==> inputs of run a <==
==> flow/design.v <==
module conv(clk,rst,clear,w_w,w_in,if_w,if_in,out);
 input	clk;
 input	rst;
 input	clear;
 input	w_w;
 input	if_w;	
 input [16-1:0] w_in;
 input [16-1:0] if_in;
 output signed [16*2+1:0]out;
 wire signed [16*2:0]out1;
 reg signed [16-1:0] weight [2:0];
 reg signed [16-1:0] feature [2:0];
 always@(posedge rst  or posedge clk)
begin
if(rst)
begin
weight[0]<=16'd0;
weight[1]<=16'd0;
weight[2]<=16'd0;
feature[0]<=16'd0;
feature[1]<=16'd0;
feature[2]<=16'd0;
end
else if(clear)
begin
weight[0]<=16'd0;
weight[1]<=16'd0;
weight[2]<=16'd0;
feature[0]<=16'd0;
feature[1]<=16'd0;
feature[2]<=16'd0;
end
else
begin
if(w_w==1'b1 )
begin
weight[0]<=weight[1];
weight[1]<=weight[2];
weight[2]<=w_in;
end
if(if_w==1'b1 )
begin
feature[0]<=feature[1];
feature[1]<=feature[2];
feature[2]<=if_in;
end
end
end
assign out1 = weight[2]*feature[2]+weight[1]*feature[1]+weight[0]*feature[0];
assign out  ={out1[32],out1};
endmodule
module sat_adder(in0, in1, in2, sum);
input  signed[33:0]	in0, in1, in2;
output signed[15:0]	sum;
wire signed[35:0]temp=(in0+in1+in2);
assign sum=($signed(temp)>$signed(36'd255))?16'd255:($signed(temp)<$signed(36'd0))?16'd0:temp[15:0];
endmodule
module Controller (clk, rst, ROM_IF_A, ROM_W_A, ROM_IF_OE, ROM_W_OE, RAM_A, 
					RAM_WE, RAM_OE, sel_if, sel_w, clear, done);
  parameter INIT    = 3'b000,READ_W=3'b001,WRITE=3'b010,READ_C=3'b011,READ_9=3'b100,Done=3'b101;
  input         clk;
  input         rst;
  output reg [19:0] ROM_IF_A, ROM_W_A;
  output reg		ROM_IF_OE, ROM_W_OE;
  output reg [19:0] RAM_A;
  output reg		RAM_WE;
  output reg		RAM_OE;
  output reg [2:0]  sel_if, sel_w;
  output reg		clear;
  output reg 		done;
  reg	[2:0] tsel_if, tsel_w;
  reg   [2:0]  state,n_state;
  reg	[19:0] column;
  reg   [19:0]  row;
  reg   [3:0]	counter;
always@(posedge clk or posedge rst)begin 
if(rst)
	state<=INIT;
else
	state<=n_state;
end
always@(posedge clk or posedge rst)begin 
  if(rst)begin
    counter<=4'd0;
  end
else if(state==READ_W && counter==4'd9)
      counter<=4'd0;
  else if(state==READ_W)
     counter<=counter+4'd1;
  else if(state==READ_C)
     counter<=counter+4'd1;
  else if(state==READ_9)
     counter<=counter+4'd1;
  else if(state==WRITE || state==INIT)
     counter<=4'd0;
end
always@(*)begin 
    if(state==INIT)begin
    sel_w=3'b0;
      sel_if=3'b0;
end
else if(state==READ_W)
	begin
if(counter==4'd0)begin
                  sel_w=3'b000;
		  sel_if=3'b000;
              end
else  if(counter==4'd1)begin
  			sel_w=3'b001;
		  sel_if=3'b001;
end
else if(counter==4'd2)begin
  			sel_w=3'b001;
		  sel_if=3'b001;
end
else if(counter==4'd3)begin
  			sel_w=3'b001;
		  sel_if=3'b001;
end
else   if(counter==4'd4)begin
                  sel_w=3'b010;
		  sel_if=3'b010;
              end
else   if(counter==4'd5)begin
                  sel_w=3'b010;
		  sel_if=3'b010;
              end
else   if(counter==4'd6)begin
                  sel_w=3'b010;
		  sel_if=3'b010;
              end
else  if(counter==4'd7)begin
                  sel_w=3'b100;
	          sel_if=3'b100;
              end
else  if(counter==4'd8)begin
                  sel_w=3'b100;
	          sel_if=3'b100;
              end
else  if(counter==4'd9)begin
                  sel_w=3'b100;
	          sel_if=3'b100;
              end
else begin
 	           sel_w=3'b100;
	          sel_if=3'b100;
    end
end
else if(state==READ_C)
	begin
          if(counter==4'd0)begin
                  sel_if=3'b000;
	            sel_w=3'b000;
              end
         else if(counter==4'd1)begin
                  sel_if=3'b001;
			sel_w=3'b000;
              end
         else if(counter==4'd2)begin
                  sel_if=3'b010;
			sel_w=3'b000;
              end
	 else if(counter==4'd3)begin
                  sel_if=3'b100;
			sel_w=3'b000;
              end
else  begin
			sel_if=3'b100;
			sel_w=3'b000;
end
    end
else if(state==READ_9)begin
if(counter==4'd0)begin
                  sel_w=3'b000;
		  sel_if=3'b000;
              end
else  if(counter==4'd1)begin
  			sel_w=3'b000;
		  sel_if=3'b001;
end
else if(counter==4'd2)begin
  			sel_w=3'b000;
		  sel_if=3'b001;
end
else if(counter==4'd3)begin
  			sel_w=3'b000;
		  sel_if=3'b001;
end
else   if(counter==4'd4)begin
                  sel_w=3'b000;
		  sel_if=3'b010;
              end
else   if(counter==4'd5)begin
                  sel_w=3'b000;
		  sel_if=3'b010;
              end
else   if(counter==4'd6)begin
                  sel_w=3'b000;
		  sel_if=3'b010;
              end
else  if(counter==4'd7)begin
                  sel_w=3'b000;
	          sel_if=3'b100;
              end
else  if(counter==4'd8)begin
                  sel_w=3'b000;
	          sel_if=3'b100;
              end
else  if(counter==4'd9)begin
                  sel_w=3'b000;
	          sel_if=3'b100;
              end
else begin
sel_w=3'b000;
	          sel_if=3'b100;
end
end
	else if(state==WRITE)
   begin
	          sel_if=3'b000;
                  sel_w=3'b000;
    end
     else
begin
		sel_if=3'b000;
                  sel_w=3'b000;
end
end
always@(*)begin 
if(state==INIT)
RAM_A=20'd0;
if(column==20'd0)
RAM_A=(row<<8)+column;
else
RAM_A=(row<<8)+(column-20'd2);
end
always@(*)begin 
if(state==INIT)
ROM_IF_A=20'd0;
 else   if(state==READ_W)begin
   if(counter==4'd0)begin
    ROM_IF_A=(row<<8)+(row<<1)+column;
   end
  else if(counter==4'd1)begin
    ROM_IF_A=(row<<8)+(row<<1)+(column+20'd1);
   end
   else if(counter==4'd2)begin
    ROM_IF_A=(row<<8)+(row<<1)+(column+20'd2);
   end
   else if(counter==4'd3)begin
    ROM_IF_A=((row+20'd1)<<8)+((row+20'd1)<<1)+column;
   end
    else if(counter==4'd4)begin
    ROM_IF_A=((row+20'd1)<<8)+((row+20'd1)<<1)+(column+20'd1);
   end
    else if(counter==4'd5)begin
    ROM_IF_A=((row+20'd1)<<8)+((row+20'd1)<<1)+(column+20'd2);
   end
    else if(counter==4'd6)begin
    ROM_IF_A=((row+20'd2)<<8)+((row+20'd2)<<1)+column;
   end
    else if(counter==4'd7)begin
    ROM_IF_A=((row+20'd2)<<8)+((row+20'd2)<<1)+(column+20'd1);
   end
    else if(counter==4'd8)begin
    ROM_IF_A=((row+20'd2)<<8)+((row+20'd2)<<1)+(column+20'd2);
   end
    else if(counter==4'd9)begin
    ROM_IF_A=((row+20'd2)<<8)+((row+20'd2)<<1)+(column+20'd2);
   end
else ROM_IF_A=((row+20'd2)<<8)+((row+20'd2)<<1)+(column+20'd2);
   end
   else if(state==READ_9)begin
    if(counter==4'd0)begin
    ROM_IF_A=(row<<8)+(row<<1)+column;
   end
  else if(counter==4'd1)begin
    ROM_IF_A=(row<<8)+(row<<1)+(column+20'd1);
   end
   else if(counter==4'd2)begin
    ROM_IF_A=(row<<8)+(row<<1)+(column+20'd2);
   end
   else if(counter==4'd3)begin
    ROM_IF_A=((row+20'd1)<<8)+((row+20'd1)<<1)+column;
   end
    else if(counter==4'd4)begin
    ROM_IF_A=((row+20'd1)<<8)+((row+20'd1)<<1)+(column+20'd1);
   end
    else if(counter==4'd5)begin
    ROM_IF_A=((row+20'd1)<<8)+((row+20'd1)<<1)+(column+20'd2);
   end
    else if(counter==4'd6)begin
    ROM_IF_A=((row+20'd2)<<8)+((row+20'd2)<<1)+column;
   end
    else if(counter==4'd7)begin
    ROM_IF_A=((row+20'd2)<<8)+((row+20'd2)<<1)+(column+20'd1);
   end
    else if(counter==4'd8)begin
    ROM_IF_A=((row+20'd2)<<8)+((row+20'd2)<<1)+(column+20'd2);
   end
    else if(counter==4'd9)begin
    ROM_IF_A=((row+20'd2)<<8)+((row+20'd2)<<1)+(column+20'd2);
   end
else ROM_IF_A=((row+20'd2)<<8)+((row+20'd2)<<1)+(column+20'd2);
    end   
   else if(state==READ_C)begin
          if(counter==4'd0)begin
             ROM_IF_A=(row<<8)+(row<<1)+column;
          end
         else if(counter==4'd1)begin
             ROM_IF_A=((row+20'd1)<<8)+((row+20'd1)<<1)+column;
          end
         else if(counter==4'd2)begin
             ROM_IF_A=((row+20'd2)<<8)+((row+20'd2)<<1)+column;
          end
	 else if(counter==4'd3)begin
             ROM_IF_A=((row+20'd2)<<8)+((row+20'd2)<<1)+column;
          end
         else
 ROM_IF_A=((row+20'd2)<<8)+((row+20'd2)<<1)+column;
   end
else
ROM_IF_A=20'd0;
end
always@(*)begin 
   if(state==INIT)
ROM_W_A=20'd0;
 else   if(state==READ_W)begin
          if(counter==4'd0)begin
             ROM_W_A=20'd0;
              end
         else if(counter==4'd1)begin
             ROM_W_A=20'd1;
              end
         else if(counter==4'd2)begin
             ROM_W_A=20'd2;
              end
         else if(counter==4'd3)begin
             ROM_W_A=20'd3;
              end
         else if(counter==4'd4)begin
             ROM_W_A=20'd4;
              end
         else if(counter==4'd5)begin
             ROM_W_A=20'd5;
              end
         else if(counter==4'd6)begin
             ROM_W_A=20'd6;
              end
         else if(counter==4'd7)begin
             ROM_W_A=20'd7;
              end
         else if(counter==4'd8)begin
             ROM_W_A=20'd8;
              end
	else if(counter==4'd9)begin
	ROM_W_A=20'd8;
	end
else ROM_W_A=20'd8;
    end   
else
ROM_W_A=20'd0;
end
always@(posedge clk or posedge rst)begin 
  if(rst)begin
     column<=20'd0;
	 row<=20'd0;
  end
else if (column==20'd0 && state==WRITE)
begin
column<=column+20'd3;
end
  else if(state==WRITE && column==20'd257)begin
        column<=20'd0;
        row<=row+20'd1;
   end
  else if(state==WRITE)
   column<=column+20'd1;
  else if(state==READ_C)
  row<=row;
end
always@(*)begin 
  case(state)
       INIT:begin
            n_state=READ_W;
end
       READ_W:begin
                  if(counter==4'd9)
                     n_state=WRITE;
                  else
                     n_state=READ_W;
              end
       READ_C:begin
                  if(counter==4'd3)
                     n_state=WRITE;
                  else
                     n_state=READ_C;
              end
       READ_9:begin
                  if(counter==4'd9)
                     n_state=WRITE;
                  else
                     n_state=READ_9;
              end
       WRITE:begin
                  if(column==20'd257&&row==20'd255)
                     n_state=Done;
                  else if(column==20'd257)
                     n_state=READ_9;
                  else
                     n_state=READ_C;
              end
       Done:n_state=INIT;    
 default:n_state=Done;
endcase
end
always@(*)begin  
case(state)
INIT:begin
	ROM_IF_OE=1'b0;
	ROM_W_OE=1'b0;
	RAM_WE=1'b0;
	RAM_OE=1'b0;
	clear=1'b0;
	done=1'b0;
	end
READ_W:begin
        ROM_IF_OE=1'b1;
	ROM_W_OE=1'b1;
	RAM_WE=1'b0;
	RAM_OE=1'b0;
	clear=1'b0;
	done=1'b0;
      end
WRITE:begin
      ROM_IF_OE=1'b0;
	ROM_W_OE=1'b0;
	RAM_WE=1'b1;
	RAM_OE=1'b0;
	clear=1'b0;
	done=1'b0;
	end
READ_C:begin
      ROM_IF_OE=1'b1;
	ROM_W_OE=1'b0;
	RAM_WE=1'b0;
	RAM_OE=1'b0;
	clear=1'b0;
	done=1'b0;
	end
READ_9:begin
      ROM_IF_OE=1'b1;
	ROM_W_OE=1'b0;
	RAM_WE=1'b0;
	RAM_OE=1'b0;
	clear=1'b0;
	done=1'b0;
	end
Done:begin
      ROM_IF_OE=1'b0;
	ROM_W_OE=1'b0;
	RAM_WE=1'b0;
	RAM_OE=1'b0;
	clear=1'b0;
	done=1'b1;
	end
default:begin
	ROM_IF_OE=1'b0;
	ROM_W_OE=1'b0;
	RAM_WE=1'b0;
	RAM_OE=1'b0;
	clear=1'b0;
	done=1'b0;
	end
endcase
end
endmodule
`timescale 1ns/10ps
module system (clk, rst, ROM_IF_Q, ROM_W_Q, RAM_Q, ROM_IF_A, ROM_W_A,
  ROM_IF_OE, ROM_W_OE, RAM_A, RAM_WE, RAM_OE, RAM_D, done);
  input         clk;
  input         rst;
  input  [15:0] ROM_IF_Q, ROM_W_Q;
  input  [15:0] RAM_Q;
  output [19:0] ROM_IF_A, ROM_W_A;
  output		ROM_IF_OE, ROM_W_OE;
  output [19:0] RAM_A;
  output        RAM_WE;
  output        RAM_OE;
  output [15:0] RAM_D;
  output        done;
  wire [2:0]  sel_if, sel_w;
  wire 		  clear;
  wire [33:0]	out0, out1, out2;
  conv conv1 (
  .clk(clk), .rst(rst), .clear(clear), .w_w(sel_w[0]), .w_in(ROM_W_Q), .if_w(sel_if[0]), .if_in(ROM_IF_Q), .out(out0));
  conv conv2 (
  .clk(clk), .rst(rst), .clear(clear), .w_w(sel_w[1]), .w_in(ROM_W_Q), .if_w(sel_if[1]), .if_in(ROM_IF_Q), .out(out1));
  conv conv3 (
  .clk(clk), .rst(rst), .clear(clear), .w_w(sel_w[2]), .w_in(ROM_W_Q), .if_w(sel_if[2]), .if_in(ROM_IF_Q), .out(out2));
  sat_adder a1 (
  .in0(out0), .in1(out1), .in2(out2), .sum(RAM_D));
  Controller c1(
  .clk(clk), .rst(rst), .ROM_IF_A(ROM_IF_A), .ROM_W_A(ROM_W_A), .ROM_IF_OE(ROM_IF_OE),
  .ROM_W_OE(ROM_W_OE), .RAM_A(RAM_A), .RAM_WE(RAM_WE), .RAM_OE(RAM_OE), .sel_if(sel_if),
  .sel_w(sel_w), .clear(clear), .done(done));
endmodule
==> flow/run.sh <==
#!/bin/bash
# the make line also repeats each setting of config.mk as NAME=value (left out here)
make -C /OpenROAD-flow-scripts/flow DESIGN_CONFIG=/design/flow/config.mk WORK_HOME=/design/flow/orfs CLKGATE_MAP_FILE= finish
==> flow/config.mk <==
export PLATFORM = sky130hd
export DESIGN_NAME = system
export DESIGN_NICKNAME = system
export VERILOG_FILES = /design/flow/design.v
export SDC_FILE = /design/flow/constraint.sdc
export NUM_CORES = 4
export LEC_CHECK = 0
export ABC_AREA = 1
export CAP_MARGIN = 20
export CORE_MARGIN = 2
export CORE_UTILIZATION = 68
export PLACE_DENSITY = 0.36
export SETUP_SLACK_MARGIN = 1.82
export SLEW_MARGIN = 20
==> flow/constraint.sdc <==
create_clock -name core_clock -period 7.72 [get_ports {clk}]
set_input_delay 1.5440 -clock core_clock [delete_from_list [all_inputs] [get_ports {clk}]]
set_output_delay 1.5440 -clock core_clock [all_outputs]
set_load 0.01 [all_outputs]
==> run b (differences from run a) <==
Settings changed: ABC_AREA 1 to default, CORE_UTILIZATION 68 to 72, CTS_CLUSTER_DIAMETER from default to 59, PLACE_DENSITY 0.36 to default, PLACE_DENSITY_LB_ADDON from default to 0.05, SETUP_SLACK_MARGIN 1.82 to 4.12, TNS_END_PERCENT from default to 5.
==> flow/constraint.sdc (replaced) <==
create_clock -name core_clock -period 13.9 [get_ports {clk}]
set_input_delay 2.7800 -clock core_clock [delete_from_list [all_inputs] [get_ports {clk}]]
set_output_delay 2.7800 -clock core_clock [all_outputs]
set_load 0.01 [all_outputs]
==> run c (differences from run a) <==
Settings changed: ABC_AREA 1 to default, CORE_UTILIZATION 68 to 24, PLACE_DENSITY 0.36 to default, SETUP_SLACK_MARGIN 1.82 to default.
==> flow/constraint.sdc (replaced) <==
create_clock -name core_clock -period 21.4 [get_ports {clk}]
set_input_delay 4.2800 -clock core_clock [delete_from_list [all_inputs] [get_ports {clk}]]
set_output_delay 4.2800 -clock core_clock [all_outputs]
set_load 0.01 [all_outputs]
==> results <==
|  | run b | run c | run a |
|---|---|---|---|
| Outcome | complete, but fails checks | no timing/DRC/antenna violations | aborted with a tool error |
| Stage where the flow stopped | - | - | 5_1_grt |
| Layout check failures | setup timing | - | - |
| Detail-routed net length per standard cell | 24.7 µm | 17.4 µm | - |
| Sequential power share | 0.284 | 0.367 | - |
| Reg2Reg Depth | 11 | 10 | - |
| Count of multi-input gates | 9416 | 9416 | - |
| Setup CP Type | flop to primary output | flop to primary output | - |
| Pre-Place Util | 0.726 | 0.241 | 0.685 |
| Number of resized instances in the post-cts repair step | 103 | 1 | 748 |
| Critical register-to-register path startpoint | c1.counter[3] | c1.counter[3] | - |
| Group drawing the most power | the clock network | the clock network | - |
| Cell kind with the greatest summed area | logic gates | logic gates | - |
| Complex Gates by Area | 0.0701 | 0.0701 | 0.0633 |
| Standard cell core area | 167000 µm² | 505000 µm² | 181000 µm² |
| Share of final layout cell area taken by clock buffers and inverters | 0.0192 | 0.0131 | - |
Power and IR drop assume default switching activity.
